==> inputs of 07-26 <==
==> flow/design.v <==
`timescale 1ns / 1ps
module thresholding(
    input wire clk, reset, enable,
    input wire signed [11 : 0] sig,
    output reg signed [11 : 0] y,
    output reg done,
    output reg [11 : 0] id
    );
parameter N = 2048, W = 13, threshold = 84, MEAN = 958;
localparam IDLE = 1'b0,
           WAIT = 2'b1,
           WORKING = 1'b1;
reg signed [11 : 0] d [0 : W - 1];  
reg signed [11 : 0] th;
reg signed [16 : 0] sum;
reg signed [11 : 0] curr_avg;
wire signed [11 : 0] din_curr_avg;
wire signed [16 : 0] din_sum;
reg state;
wire signed [11 : 0] mean;
wire signed [11 : 0] sig_diff;
assign din_curr_avg = din_sum/W;
assign mean = MEAN;
assign sig_diff = sig - mean;
assign din_sum = (sum + sig_diff - d[W - 1]);
integer i, j;
always @ (posedge clk)
begin
    if(reset) begin
        for(i = 0; i < W; i = i + 1) begin
            d[i] <= 12'b0;
        end
        sum <= 17'b0;
        curr_avg <= 12'b0;
        th <= threshold;
        state <= IDLE;
        done <= 1'b0;
        id <= 12'b0;
    end
    else begin
        case(state)
        IDLE: begin
            if(enable == 1'b1) begin
                state <= WORKING;
                id <= 12'b111111111111;
            end
            done <= 1'b0;
        end
        WORKING: begin
            sum <= din_sum;
            curr_avg <= din_curr_avg;
            for(j = 1; j < W; j = j + 1) begin
                d[j] <= d[j - 1];
            end
            d[0] <= sig_diff;
            if(sig_diff >= th + curr_avg) begin
                y <= sig_diff;
            end
            else begin
                y <= 12'b0;
            end
            done <= 1'b1;
            id = id + 1;
            if(id == 2047)
                state <= IDLE;
        end
        endcase
    end
end
endmodule
==> flow/run.sh <==
#!/bin/bash
# the make line also repeats each setting of config.mk as NAME=value (left out here)
make -C /OpenROAD-flow-scripts/flow DESIGN_CONFIG=/design/flow/config.mk WORK_HOME=/design/flow/orfs CLKGATE_MAP_FILE= finish
==> flow/config.mk <==
export PLATFORM = sky130hd
export DESIGN_NAME = thresholding
export DESIGN_NICKNAME = thresholding
export VERILOG_FILES = /design/flow/design.v
export SDC_FILE = /design/flow/constraint.sdc
export NUM_CORES = 4
export LEC_CHECK = 0
export CAP_MARGIN = 20
export CORE_MARGIN = 2
export CORE_UTILIZATION = 22
export SLEW_MARGIN = 20
==> flow/constraint.sdc <==
create_clock -name core_clock -period 13.5 [get_ports {clk}]
set_input_delay 2.7000 -clock core_clock [delete_from_list [all_inputs] [get_ports {clk}]]
set_output_delay 2.7000 -clock core_clock [all_outputs]
set_load 0.01 [all_outputs]
==> inputs of 04-09, as changes to 07-26 <==
- CORE_UTILIZATION: 22 -> 63
==> flow/constraint.sdc (replaced) <==
create_clock -name core_clock -period 6.94 [get_ports {clk}]
set_input_delay 1.3880 -clock core_clock [delete_from_list [all_inputs] [get_ports {clk}]]
set_output_delay 1.3880 -clock core_clock [all_outputs]
set_load 0.01 [all_outputs]
==> results.cfg <==
; physical design summary
[run_status]
status = failed layout checks
so_faults = setup timing

[min_path]
holdCritStartpoint = d[0][9]
hold-path-endpoint = d[0][9]

[die]
fp_util = 0.638
rows = 53

[grt]
met2_usage = 0.621
grt_pass1_vias = 12900

[drt]
drt-met1-wl_um = 17100
met3_length_um = 3160

[timing]
fin_skew_ps = 12.3
worst_slack_ps = -5260
setup_viol = 12
finalCritPeriodShare = 1.76

[setup_path]
crit_end = curr_avg[4]
crit_buf_inv = 13
slowest_delay_ps = 610

[run]
warnings = 37

[pwr]
Source of the figures above: 04-09

==> results.cfg <==
; physical design summary
[run_status]
status = no timing/DRC/antenna violations

[timing]
finalCritPeriodShare = 0.971
fin_skew_ps = 10.6
setup_viol = 0

[setup_path]
slowest_delay_ps = 540
crit_buf_inv = 17

[drt]
met3_length_um = 1110

[min_path]
holdCritStartpoint = d[0][8]

[die]
rows = 90
Source of the figures above: 07-26


========
==> v34: inputs <==
RTL: the design.v shown in full above, as it stands there.
Settings: LEC_CHECK=0, CAP_MARGIN=20, CORE_ASPECT_RATIO=1.43, CORE_MARGIN=2, CORE_UTILIZATION=55, HOLD_SLACK_MARGIN=-0.04, PLACE_DENSITY_LB_ADDON=0.26, SLEW_MARGIN=20; clock period 14.0 ns.
run.sh (not shown) runs the stock make flow with config.mk's settings and CLKGATE_MAP_FILE=.
==> v10: changes against v34 <==
==> flow/config.mk (replaced) <==
export PLATFORM = sky130hd
export DESIGN_NAME = thresholding
export DESIGN_NICKNAME = thresholding
export VERILOG_FILES = /design/flow/design.v
export SDC_FILE = /design/flow/constraint.sdc
export NUM_CORES = 4
export LEC_CHECK = 0
export ABC_AREA = 1
export CAP_MARGIN = 35
export CORE_MARGIN = 2
export CORE_UTILIZATION = 72
export CTS_CLUSTER_SIZE = 60
export HOLD_SLACK_MARGIN = 0.3
export MAX_ROUTING_LAYER = met4
export MIN_ROUTING_LAYER = met1
export PLACE_DENSITY_LB_ADDON = 0.2
export SLEW_MARGIN = 35
export TNS_END_PERCENT = 5
==> flow/constraint.sdc (replaced) <==
create_clock -name core_clock -period 12.1 [get_ports {clk}]
set_input_delay 2.4200 -clock core_clock [delete_from_list [all_inputs] [get_ports {clk}]]
set_output_delay 2.4200 -clock core_clock [all_outputs]
set_load 0.01 [all_outputs]
==> v5: changes against v34 <==
--- a/flow/config.mk
+++ b/flow/config.mk
@@ -7,8 +7,6 @@
 export LEC_CHECK = 0
 export CAP_MARGIN = 20
-export CORE_ASPECT_RATIO = 1.43
 export CORE_MARGIN = 2
-export CORE_UTILIZATION = 55
-export HOLD_SLACK_MARGIN = -0.04
-export PLACE_DENSITY_LB_ADDON = 0.26
+export CORE_UTILIZATION = 66
+export SETUP_SLACK_MARGIN = 1.4
 export SLEW_MARGIN = 20
==> flow/constraint.sdc (replaced) <==
create_clock -name core_clock -period 13.5 [get_ports {clk}]
set_input_delay 2.7000 -clock core_clock [delete_from_list [all_inputs] [get_ports {clk}]]
set_output_delay 2.7000 -clock core_clock [all_outputs]
set_load 0.01 [all_outputs]
==> v36: changes against v34 <==
==> flow/config.mk (replaced) <==
export PLATFORM = sky130hd
export DESIGN_NAME = thresholding
export DESIGN_NICKNAME = thresholding
export VERILOG_FILES = /design/flow/design.v
export SDC_FILE = /design/flow/constraint.sdc
export NUM_CORES = 4
export LEC_CHECK = 0
export ABC_AREA = 1
export CAP_MARGIN = 20
export CORE_MARGIN = 2
export CORE_UTILIZATION = 70
export CTS_CLUSTER_SIZE = 87
export HOLD_SLACK_MARGIN = -0.09
export PLACE_DENSITY_LB_ADDON = 0.28
export SETUP_SLACK_MARGIN = -0.32
export SLEW_MARGIN = 20
export TNS_END_PERCENT = 5
==> flow/constraint.sdc (replaced) <==
create_clock -name core_clock -period 12.1 [get_ports {clk}]
set_input_delay 2.4200 -clock core_clock [delete_from_list [all_inputs] [get_ports {clk}]]
set_output_delay 2.4200 -clock core_clock [all_outputs]
set_load 0.01 [all_outputs]
==> qor summary <==
metric	v34	v10	v5	v36
Area of the chip	25500 µm²	17900 µm²	21300 µm²	18400 µm²
Critical path arrival	13.96 ns	-	-	13.29 ns
Critical path origin	sig[6]	-	-	sig[7]
Setup ws final	0.392 ns	-	-	-0.780 ns
N_taps	315	-	-	225
Portion of synthesized cell area occupied by the leading cell type	0.299	0.328	0.299	0.328
Hold crit path type	flop to flop	-	-	flop to flop
Number of buffers created by CTS	22	21	20	21
Worst reg-to-reg path cell count	56	-	-	88
Outcome	complete, no violations	stopped before the end	stopped before the end	failed layout checks
Stage where the flow stopped	-	global routing	global routing	-
Layout check failures	-	-	-	negative setup slack
Combined area of all synthesized cells	13300 µm²	12200 µm²	13300 µm²	12200 µm²
Min-Delay Endpoint	d[0][1]	-	-	d[4][9]
Die H	190 µm	134 µm	146 µm	136 µm
Drt via density	5.84	-	-	6.46
Flop area	4350 µm²	-	-	4350 µm²
Share of the core filled with cells	0.724	-	-	0.923
Endpoint class of the critical path	flop	-	-	flop
